north:
==> flow/design.v (excerpt) <==
module pow_5_pipe
(
    input             clock,
    input      [17:0] n,
    output reg [17:0] n_pow_5
);
clock: 11.2 ns
lec_check: 0
cap_margin: 20
core_aspect_ratio: 0.57
core_margin: 10
core_utilization: 40
max_routing_layer: met4
min_routing_layer: met2
place_density_lb_addon: 0.14
setup_slack_margin: 1.39
slew_margin: 20
tns_end_percent: 90
run.sh (not shown) runs the stock make flow with config.mk's settings and CLKGATE_MAP_FILE=.
The inputs of south differ from those of north as listed below.
# north
export LEC_CHECK = 0
export CAP_MARGIN = 20
export CORE_ASPECT_RATIO = 0.57
export CORE_MARGIN = 10
export CORE_UTILIZATION = 40
export MAX_ROUTING_LAYER = met4
export MIN_ROUTING_LAYER = met2
export PLACE_DENSITY_LB_ADDON = 0.14
export SETUP_SLACK_MARGIN = 1.39
export SLEW_MARGIN = 20
export TNS_END_PERCENT = 90
create_clock -name core_clock -period 11.2 [get_ports {clock}]
# south
export LEC_CHECK = 0
export CAP_MARGIN = 20
export CORE_MARGIN = 2
export CORE_UTILIZATION = 65
export SLEW_MARGIN = 20
create_clock -name core_clock -period 5.23 [get_ports {clock}]
--- outcome ---
Between south and north, the final setup skew figures differ only marginally. south vs. north: via count normalized by instance count saw a decrease. Endpoint of the worst setup timing path: n_pow_2[15] -> north, n_pow_2[16] -> south. south has post-route fraction of the period consumed by the critical path above what north had. From south to north, hold path depth did not move at all. STATUS run=south STAGES=ALL_DONE FINAL_CHECKS=FAILED CAUSE=setup timing.
What east does differently from south at the input level:
# south
export LEC_CHECK = 0
export CAP_MARGIN = 20
export CORE_MARGIN = 2
export CORE_UTILIZATION = 65
export SLEW_MARGIN = 20
create_clock -name core_clock -period 5.23 [get_ports {clock}]
# east
export LEC_CHECK = 0
export CAP_MARGIN = 20
export CORE_MARGIN = 2
export CORE_UTILIZATION = 72
export CTS_CLUSTER_SIZE = 15
export PLACE_DENSITY_LB_ADDON = 0.26
export SLEW_MARGIN = 20
create_clock -name core_clock -period 5.93 [get_ports {clock}]
--- outcome ---
east was carried through to the last stage, and its layout satisfied the timing, DRC and antenna checks.
Comparing largest driver fanout on the critical path for south and east, the smaller number came from south.
Of south and east, east shows the higher routed wire length per instance, with south below it.
Area added between synthesis and finish: lower on east
east vs. south: sequential cell area went down by 1.2%.
Relative to south, the clock network area share of east is lower by 0.20 points.
The launch point of the worst path comes out n[6] in one run and n[3] in the other, namely in east and south respectively.
> inputs changed (east -> west)
# east
export LEC_CHECK = 0
export CAP_MARGIN = 20
export CORE_MARGIN = 2
export CORE_UTILIZATION = 72
export CTS_CLUSTER_SIZE = 15
export PLACE_DENSITY_LB_ADDON = 0.26
export SLEW_MARGIN = 20
create_clock -name core_clock -period 5.93 [get_ports {clock}]
# west
export LEC_CHECK = 0
export CAP_MARGIN = 20
export CORE_MARGIN = 2
export CORE_UTILIZATION = 9
export SLEW_MARGIN = 20
create_clock -name core_clock -period 9.96 [get_ports {clock}]
Findings:
west | status: complete | timing, DRC, antenna: pass. west -> east: combinational gate area flat. Diff east -> west | core utilization | decrease of 70 points. The chip width number comes out higher for west vs east. The higher critical path depth in cells of east and west is in west. Compared with east, west has extra setup slack.
For middle, these inputs were changed with respect to west:
# west
export LEC_CHECK = 0
export CAP_MARGIN = 20
export CORE_MARGIN = 2
export CORE_UTILIZATION = 9
export SLEW_MARGIN = 20
create_clock -name core_clock -period 9.96 [get_ports {clock}]
# middle
export LEC_CHECK = 0
export CAP_MARGIN = 20
export CORE_MARGIN = 2
export CORE_UTILIZATION = 40
export SLEW_MARGIN = 20
create_clock -name core_clock -period 5.21 [get_ports {clock}]
Results
- Finished, but not clean: middle, with setup timing.
- Critical path depth is higher on middle
- The die used by middle is smaller than the one used by west.
- Of middle and west, west shows the higher placed cell area, with middle below it.
- Going from west to middle, routed via count +about 6%.

* * *

exp/delta:
Starting RTL as in the previous note.
export LEC_CHECK = 0
export CAP_MARGIN = 20
export CORE_MARGIN = 2
export CORE_UTILIZATION = 72
export CTS_CLUSTER_SIZE = 50
export MAX_ROUTING_LAYER = met4
export PLACE_DENSITY = 0.65
export SLEW_MARGIN = 20
create_clock -name core_clock -period 4.38 [get_ports {clock}]
exp/delta did not finish: a tool error stopped it during global routing.
The inputs of exp/quartz differ from those of exp/delta as listed below.
Settings: a deleted MAX_ROUTING_LAYER that had been met4; a deleted CTS_CLUSTER_SIZE that had been 50; a deleted PLACE_DENSITY that had been 0.65; a change of CORE_UTILIZATION from 72 to 40; a change of the clock period (ns, I/O delays scaled along) from 4.38 to 6.4.
exp/delta did not make it past global routing, where a tool error ended it.
exp/quartz completed; timing, DRC and antenna clean
Summary of exp/quartz over exp/delta: vertical die size went up by about 33%, die area now sits higher.
exp/quartz vs. exp/delta: number of placed instances, taps included +52, core utilization at floorplan saw a decrease, post-CTS setup buffer count shows a reduction of 55, area of placed instances decreased about 8%.

* * *

== job 5926 ==
Starting RTL as in the previous note.
Settings: LEC_CHECK=0, ABC_AREA=0, CAP_MARGIN=35, CORE_MARGIN=3, CORE_UTILIZATION=19, GPL_TIMING_DRIVEN=0, PLACE_DENSITY=0.68, SETUP_SLACK_MARGIN=1.22, SLEW_MARGIN=0; clock period 6.33 ns.
> inputs changed (job 5926 -> job 2877)
# job 5926
export LEC_CHECK = 0
export ABC_AREA = 0
export CAP_MARGIN = 35
export CORE_MARGIN = 3
export CORE_UTILIZATION = 19
export GPL_TIMING_DRIVEN = 0
export PLACE_DENSITY = 0.68
export SETUP_SLACK_MARGIN = 1.22
export SLEW_MARGIN = 0
create_clock -name core_clock -period 6.33 [get_ports {clock}]
# job 2877
export LEC_CHECK = 0
export ABC_AREA = 0
export CAP_MARGIN = 30
export CORE_MARGIN = 2
export CORE_UTILIZATION = 58
export PLACE_DENSITY = 0.68
export SETUP_SLACK_MARGIN = 0.19
export SLEW_MARGIN = 0
create_clock -name core_clock -period 4.34 [get_ports {clock}]
## What came out
Worst hold slack after final layout for job 2877: 36 ps down relative to job 5926
Measured against each other, job 5926 and job 2877 differ in number of clock buffer instances in the layout, the lower figure coming from job 5926.
Higher met2 wire length was reported by job 2877, not job 5926.
Job 2877 finished all stages; layout check result: FAIL, due to negative setup slack.
Compared with job 5926, job 2877 has less setup slack.
--- input diff job 2877..job 2515 ---
# job 2877
export LEC_CHECK = 0
export ABC_AREA = 0
export CAP_MARGIN = 30
export CORE_MARGIN = 2
export CORE_UTILIZATION = 58
export PLACE_DENSITY = 0.68
export SETUP_SLACK_MARGIN = 0.19
export SLEW_MARGIN = 0
create_clock -name core_clock -period 4.34 [get_ports {clock}]
# job 2515
export LEC_CHECK = 0
export CAP_MARGIN = 20
export CORE_MARGIN = 2
export CORE_UTILIZATION = 40
export SLEW_MARGIN = 20
create_clock -name core_clock -period 6.23 [get_ports {clock}]
==> results <==
Job 2515 finished every stage and its layout cleared the timing, DRC and antenna checks.
When job 2515 is measured against job 2877, its via count turns out about 12% lower.
n[3] as the origin of the worst setup path was reported by job 2877, and n[8] by job 2515.
Looking only at data required time of the worst path, and setting everything else aside, the lower value of job 2515 and job 2877 goes to job 2877.
From job 2877 to job 2515 the numbers moved as follows: total of fill cells in the finished design went up 2612; met2 usage went down 25 points; proportion of cell area spent on the clock network went up 0.16 points; non-clock buffer count went down about 80%.
Job 2515 ends up with a cell count after placement that is 0.59% lower than in job 2877.
The inputs of job 7484 differ from those of job 2515 as listed below.
# job 2515
export LEC_CHECK = 0
export CAP_MARGIN = 20
export CORE_MARGIN = 2
export CORE_UTILIZATION = 40
export SLEW_MARGIN = 20
create_clock -name core_clock -period 6.23 [get_ports {clock}]
# job 7484
export LEC_CHECK = 0
export CAP_MARGIN = 20
export CORE_MARGIN = 2
export CORE_UTILIZATION = 69
export SLEW_MARGIN = 20
create_clock -name core_clock -period 6.23 [get_ports {clock}]
Findings:
Diff job 2515 -> job 7484 | horizontal die size | decrease of about 23%
When the final numbers for job 7484 and job 2515 were put side by side, the setup slack turned out to be smaller in job 2515.
Core utilization for job 7484 is higher than for job 2515.
Looking only at growth of design area from synthesis to finish, and setting everything else aside, the lower value of job 7484 and job 2515 goes to job 7484.
Going from job 2515 to job 7484, share of cell area taken by muxes after synthesis comparable; met3 track demand over resource higher; part of the cycle the worst path needs decreased by 0.86 points relative to the old numbers.
Job 7484 vs job 2515 on total non-filler cell area in the finished layout: job 7484 is the lower one.
Per the comparison of job 7484 with job 2515, sequential share of layout area barely changed; number of instances on the worst hold path barely changed.

* * *

== run 1 ==
pow_5_pipe again, from the RTL that the note above started with.
==> flow/config.mk <==
export PLATFORM = sky130hd
export DESIGN_NAME = pow_5_pipe
export DESIGN_NICKNAME = pow_5_pipe
export VERILOG_FILES = /design/flow/design.v
export SDC_FILE = /design/flow/constraint.sdc
export NUM_CORES = 4
export LEC_CHECK = 0
export ABC_AREA = 0
export CAP_MARGIN = 40
export CORE_MARGIN = 2
export CORE_UTILIZATION = 72
export CTS_CLUSTER_DIAMETER = 132
export PLACE_DENSITY = 0.37
export SETUP_SLACK_MARGIN = 0.19
export SLEW_MARGIN = 20
==> flow/constraint.sdc <==
create_clock -name core_clock -period 5.04 [get_ports {clock}]
set_input_delay 1.0080 -clock core_clock [delete_from_list [all_inputs] [get_ports {clock}]]
set_output_delay 1.0080 -clock core_clock [all_outputs]
set_load 0.01 [all_outputs]
| run 1 | all stages done | FAIL | setup timing |
Edits applied to the flow inputs when going from run 1 to run 2:
Settings: CTS_CLUSTER_SIZE: unset -> 22; PLACE_DENSITY: 0.37 -> unset; CORE_ASPECT_RATIO: unset -> 0.91; PLACE_DENSITY_LB_ADDON: unset -> 0.04; CTS_CLUSTER_DIAMETER: 132 -> unset; the clock period (ns, I/O delays scaled along): 5.04 -> 5.37.
### Flow results
Global-route total usage across every layer, run 2 and run 1, higher one = run 2.
Summary of run 2 over run 1: share of the clock period used by the worst path after layout has decreased, cell count now sits lower, routed wire length dropped 8.1%.
The flow did not stop early for run 2: all stages ran, and the layout cleared the timing, DRC and antenna checks.
Setup changes, run 2 to run 3
Settings: CORE_ASPECT_RATIO removed (was 0.91); PLACE_DENSITY_LB_ADDON removed (was 0.04); ABC_AREA removed (was 0); CORE_UTILIZATION changed from 72 to 44; SETUP_SLACK_MARGIN removed (was 0.19); CAP_MARGIN changed from 40 to 20; CTS_CLUSTER_SIZE removed (was 22); the clock period (ns, I/O delays scaled along) changed from 5.37 to 6.25.
[summary]
Run 3: PASS, flow complete, no timing, DRC or antenna violations
Run 2 was larger in final cell area than run 3.
Setup slack in run 3 is larger than in run 2.
Diff run 2 and run 3: cell depth of the worst setup path lower in run 3
When run 3 is measured against run 2, its register-to-register slack turns out 0.53 ns higher.
Inputs modified between run 3 and run 4:
Settings: CORE_UTILIZATION changed from 44 to 40; SETUP_SLACK_MARGIN newly set to 1.39; MAX_ROUTING_LAYER newly set to met4; the clock period (ns, I/O delays scaled along) changed from 6.25 to 6.4.
Results
Count of buffers from port buffering came out exactly the same in run 3 and run 4. The core of run 4 is less densely filled than that of run 3. Summary of run 4 over run 3: post-cts hold-fix buffer tally about even; global-route wire length before repair fell 1.5%. Run 4 against run 3; footprint of the flip-flops and latches is up by a few percent. Relative to run 3, die outline width has gone up in run 4. Sort run 3 and run 4 by first-iteration detailed-routing DRC count desc -> top: run 4. Compared with run 3, run 4 shows a higher final cell count without fillers.
Here is what was changed in the inputs of run 5 compared with run 4.
Settings: CTS_CLUSTER_SIZE newly set to 100; SETUP_SLACK_MARGIN removed (was 1.39); CTS_CLUSTER_DIAMETER newly set to 393; TNS_END_PERCENT newly set to 25; MAX_ROUTING_LAYER removed (was met4).
Notes after the runs:
Run 5 was carried through to the last stage, and its layout satisfied the timing, DRC and antenna checks. Summary — slew of the pin with the lowest slew margin, run 5 relative to run 4: higher, by 0.42 ns. Run 5 ends up with a post-CTS setup repair buffer count that is 17 lower than in run 4. The lower final HPWL from detailed placement came out of run 4. Post-cts repair resize count ends up lower on run 5. Number of antenna violations at the first check in global routing for run 5 is lower than for run 4.
[inputs] run 6 vs run 5
Settings: putting SETUP_SLACK_MARGIN at -0.64 where nothing was set; clearing TNS_END_PERCENT, which used to be 25; swapping 393 for 395 in CTS_CLUSTER_DIAMETER.
## What came out
Re combinational gate count: no difference whatsoever between run 6 and run 5. Run 6 against run 5: sequential cell area stayed essentially flat, post-placement setup slack stayed essentially flat. From run 5 to run 6 the numbers moved as follows: antenna diode count ~0 delta; first-pass GRT wire length held steady; post-cts hold buffer count ~0 delta; layout overhead on the synthesized area held steady; actual slew at the worst max-slew pin neither gained nor lost much. The cell count after synthesis of run 6 and that of run 5 are within noise of each other. Taking run 5 as the reference, in run 6 tally of filler cells in the layout neither gained nor lost much; number of remaining DRC errors neither gained nor lost much.
